==> inputs of run a <==
==> flow/design.v <==
module ieee754multiplier (
    input logic clk, rst_n,
    input logic [31:0] a_i,
    input logic [31:0] b_i,
    input logic start_i,
    output logic done_o,
    output logic nan_o,
    output logic inifinit_o,
    output logic overflow_o,
    output logic underflow_o,
    output logic [31:0] product_o
);
typedef enum logic[1:0] {
    INITIAL_STATE = 2'b00,
    MULTIPLY_STEP = 2'b01,
    RESULT_VERIFICATION_STEP = 2'b10,
    DONE = 2'b11
} MULTIPLIER_FSM_STATE;
MULTIPLIER_FSM_STATE current_state;
logic [31:0] a_r, b_r;  
logic signal_a, signal_b;
logic [7:0] exponent_a, exponent_b;
logic [23:0] mantissa_a, mantissa_b;  
logic [47:0] mantissa_temp;
logic [9:0] exponent_temp;
logic [31:0] product_r;      
logic [1:0]  exponent_hi_r;  
always_comb begin : MULTIPLIER_COMB_BLOCK
    signal_a = a_r[31];  
    signal_b = b_r[31];  
    exponent_a = a_r[30:23];  
    exponent_b = b_r[30:23];  
    mantissa_a[23] = 1;
    mantissa_a[22:0] = a_r[22:0];   
    mantissa_b[23] = 1;
    mantissa_b[22:0] = b_r[22:0];   
    if (mantissa_a[22-:23] == 0 || mantissa_b[22-:23] == 0) begin  
        mantissa_temp = 0;  
        exponent_temp = 0;  
    end else begin
        mantissa_temp = mantissa_a * mantissa_b;  
        exponent_temp = exponent_a + exponent_b - 127;  
        if (mantissa_temp[47] == 1) begin  
            mantissa_temp = mantissa_temp >> 1;  
            exponent_temp = exponent_temp + 1;  
        end
    end
end
always_ff @(posedge clk, negedge rst_n) begin : MULTIPLIER_FF_BLOCK
    if(!rst_n) begin
        current_state <= INITIAL_STATE;
        a_r <= 32'b0;
        b_r <= 32'b0;
        product_r <= 32'b0;
        exponent_hi_r <= 2'b0;
        done_o <= 1'b0;
        nan_o <= 1'b0;
        inifinit_o <= 1'b0;
        overflow_o <= 1'b0;
        underflow_o <= 1'b0;
        product_o <= 32'b0;
    end else begin
        case (current_state)
            INITIAL_STATE, DONE: begin
                done_o <= 1'b0;
                if (start_i) begin
                    a_r <= a_i;
                    b_r <= b_i;
                    current_state <= MULTIPLY_STEP;
                end else begin
                    current_state <= INITIAL_STATE;
                end
            end
            MULTIPLY_STEP: begin
                product_r[31] <= signal_a ^ signal_b;  
                product_r[30:23] <= exponent_temp[7:0];  
                product_r[22:0] <= mantissa_temp[45:23];  
                exponent_hi_r <= exponent_temp[9:8];
                current_state <= RESULT_VERIFICATION_STEP;
            end
            RESULT_VERIFICATION_STEP: begin
                nan_o <= 1'b0;
                inifinit_o <= 1'b0;
                overflow_o <= 1'b0;
                underflow_o <= 1'b0;
                product_o <= product_r;
                if (product_r[30:23] == 8'hFF && product_r[22:0] != 23'b00) begin
                    nan_o <= 1'b1;
                    product_o <= 32'b00;
                end else if (product_r[30:23] == 8'b11111111 && product_r[22:0] == 23'b0) begin
                    inifinit_o <= 1'b1;
                end else if (exponent_hi_r[0] == 1'b1 || exponent_hi_r[1] == 1'b1) begin
                    overflow_o <= 1'b1;
                    product_o <= 32'h7FFFFFFF;
                end else if (product_r[30:23] == 8'b00000000) begin
                    underflow_o <= 1'b1;
                    product_o <= 32'b00;
                end
                done_o <= 1'b1;
                current_state <= DONE;
            end
        endcase
    end
end
endmodule
==> flow/run.sh <==
#!/bin/bash
# the make line also repeats each setting of config.mk as NAME=value (left out here)
make -C /OpenROAD-flow-scripts/flow DESIGN_CONFIG=/design/flow/config.mk WORK_HOME=/design/flow/orfs CLKGATE_MAP_FILE= finish
==> flow/config.mk <==
export PLATFORM = sky130hd
export DESIGN_NAME = ieee754multiplier
export DESIGN_NICKNAME = ieee754multiplier
export VERILOG_FILES = /design/flow/design.v
export SDC_FILE = /design/flow/constraint.sdc
export NUM_CORES = 4
export LEC_CHECK = 0
export ABC_AREA = 1
export CAP_MARGIN = 20
export CELL_PAD_IN_SITES_DETAIL_PLACEMENT = 0
export CELL_PAD_IN_SITES_GLOBAL_PLACEMENT = 1
export CORE_ASPECT_RATIO = 0.77
export CORE_MARGIN = 10
export CORE_UTILIZATION = 50
export CTS_CLUSTER_DIAMETER = 92
export CTS_CLUSTER_SIZE = 77
export GPL_ROUTABILITY_DRIVEN = 1
export GPL_TIMING_DRIVEN = 0
export HOLD_SLACK_MARGIN = -0.03
export MAX_ROUTING_LAYER = met4
export MIN_ROUTING_LAYER = met2
export SLEW_MARGIN = 20
export TNS_END_PERCENT = 20
==> flow/constraint.sdc <==
create_clock -name core_clock -period 12.3 [get_ports {clk}]
set_input_delay 2.4600 -clock core_clock [delete_from_list [all_inputs] [get_ports {clk}]]
set_output_delay 2.4600 -clock core_clock [all_outputs]
set_load 0.01 [all_outputs]
==> run b: changes against run a <==
- ABC_AREA: 1 -> unset
- CELL_PAD_IN_SITES_DETAIL_PLACEMENT: 0 -> unset
- CELL_PAD_IN_SITES_GLOBAL_PLACEMENT: 1 -> unset
- CORE_ASPECT_RATIO: 0.77 -> 0.5
- CORE_MARGIN: 10 -> 2
- CTS_CLUSTER_DIAMETER: 92 -> unset
- CTS_CLUSTER_SIZE: 77 -> unset
- GPL_ROUTABILITY_DRIVEN: 1 -> unset
- GPL_TIMING_DRIVEN: 0 -> unset
- HOLD_SLACK_MARGIN: -0.03 -> unset
- MAX_ROUTING_LAYER: met4 -> unset
- MIN_ROUTING_LAYER: met2 -> unset
- TNS_END_PERCENT: 20 -> unset
==> flow/constraint.sdc (replaced) <==
create_clock -name core_clock -period 9.0 [get_ports {clk}]
set_input_delay 1.8000 -clock core_clock [delete_from_list [all_inputs] [get_ports {clk}]]
set_output_delay 1.8000 -clock core_clock [all_outputs]
set_load 0.01 [all_outputs]
==> run c: changes against run a <==
- CAP_MARGIN: 20 -> 15
- CELL_PAD_IN_SITES_DETAIL_PLACEMENT: 0 -> unset
- CELL_PAD_IN_SITES_GLOBAL_PLACEMENT: 1 -> unset
- CORE_ASPECT_RATIO: 0.77 -> unset
- CORE_MARGIN: 10 -> 2
- CORE_UTILIZATION: 50 -> 72
- CTS_CLUSTER_DIAMETER: 92 -> unset
- CTS_CLUSTER_SIZE: 77 -> 10
- GPL_ROUTABILITY_DRIVEN: 1 -> unset
- GPL_TIMING_DRIVEN: 0 -> unset
- HOLD_SLACK_MARGIN: -0.03 -> unset
- MAX_ROUTING_LAYER: met4 -> unset
- MIN_ROUTING_LAYER: met2 -> unset
- SETUP_SLACK_MARGIN: unset -> 0.58
- TNS_END_PERCENT: 20 -> unset
==> flow/constraint.sdc (replaced) <==
create_clock -name core_clock -period 8.2 [get_ports {clk}]
set_input_delay 1.6400 -clock core_clock [delete_from_list [all_inputs] [get_ports {clk}]]
set_output_delay 1.6400 -clock core_clock [all_outputs]
set_load 0.01 [all_outputs]
==> run d: changes against run a <==
- ABC_AREA: 1 -> unset
- CAP_MARGIN: 20 -> 0
- CELL_PAD_IN_SITES_DETAIL_PLACEMENT: 0 -> unset
- CELL_PAD_IN_SITES_GLOBAL_PLACEMENT: 1 -> unset
- CORE_ASPECT_RATIO: 0.77 -> unset
- CORE_MARGIN: 10 -> 2
- CORE_UTILIZATION: 50 -> 72
- CTS_CLUSTER_DIAMETER: 92 -> unset
- CTS_CLUSTER_SIZE: 77 -> unset
- GPL_ROUTABILITY_DRIVEN: 1 -> unset
- GPL_TIMING_DRIVEN: 0 -> unset
- HOLD_SLACK_MARGIN: -0.03 -> unset
- MAX_ROUTING_LAYER: met4 -> unset
- MIN_ROUTING_LAYER: met2 -> unset
- TNS_END_PERCENT: 20 -> unset
==> flow/constraint.sdc (replaced) <==
create_clock -name core_clock -period 6.22 [get_ports {clk}]
set_input_delay 1.2440 -clock core_clock [delete_from_list [all_inputs] [get_ports {clk}]]
set_output_delay 1.2440 -clock core_clock [all_outputs]
set_load 0.01 [all_outputs]
==> ci_impl_report.md <==
### Flow metrics

| Metric | Value |
|---|---|
| Run status | `failed layout checks` |
| Layout violations | `negative setup slack` |
| Fraction of the mapped netlist area in adder cells | `about half` |
| Top-area cell share | `about two fifths` |
| Post-Syn Nets | `3426` |
| Worst setup slack after layout | `-914 ps` |
| Final setup violation count | `33` |
| Placed wire-length estimate after detailed placement | `between 50000 and 60000 microns` |
| Most heavily used metal layer in global routing | `met2` |
Source of the figures above: run d

==> ci_impl_report.md <==
### Flow metrics

| Metric | Value |
|---|---|
| Fraction of the mapped netlist area in adder cells | `between 40% and 50%` |
| Run status | `timing/DRC/antenna clean` |
| Post-Syn Nets | `about 4300` |
| Placed wire-length estimate after detailed placement | `around 60000 microns` |
| Top-area cell share | `approximately 36%` |
| Most heavily used metal layer in global routing | `met2` |
| Worst setup slack after layout | `724 ps` |
Source of the figures above: run c

==> ci_impl_report.md <==
### Flow metrics

| Metric | Value |
|---|---|
| All-layer global routing usage | `26.6%` |
| Post-Syn Nets | `~3400` |
| Run status | `timing/DRC/antenna clean` |
| Non-CTS buffers | `~170` |
| Cell family contributing the most delay on the critical path | `adder cells` |
| Fraction of the mapped netlist area in adder cells | `between 40 and 50%` |
| Maximum number of buffers from clock root to sink | `2` |
| Placed wire-length estimate after detailed placement | `~53000 microns` |
| Worst setup slack after layout | `600 ps` |
| Final setup violation count | `0` |
Source of the figures above: run b

==> ci_impl_report.md <==
### Flow metrics

| Metric | Value |
|---|---|
| Run status | `aborted with a tool error` |
| Terminating stage of the flow | `global routing` |
| Error that stopped the run | `[ERROR GRT-0116] Global routing finished with congestion. Check the congestion regions in the DRC Viewer.` |
| Most heavily used metal layer in global routing | `met3` |
| Post-Syn Nets | `4298` |
| Top-area cell share | `36.4%` |
Source of the figures above: run a

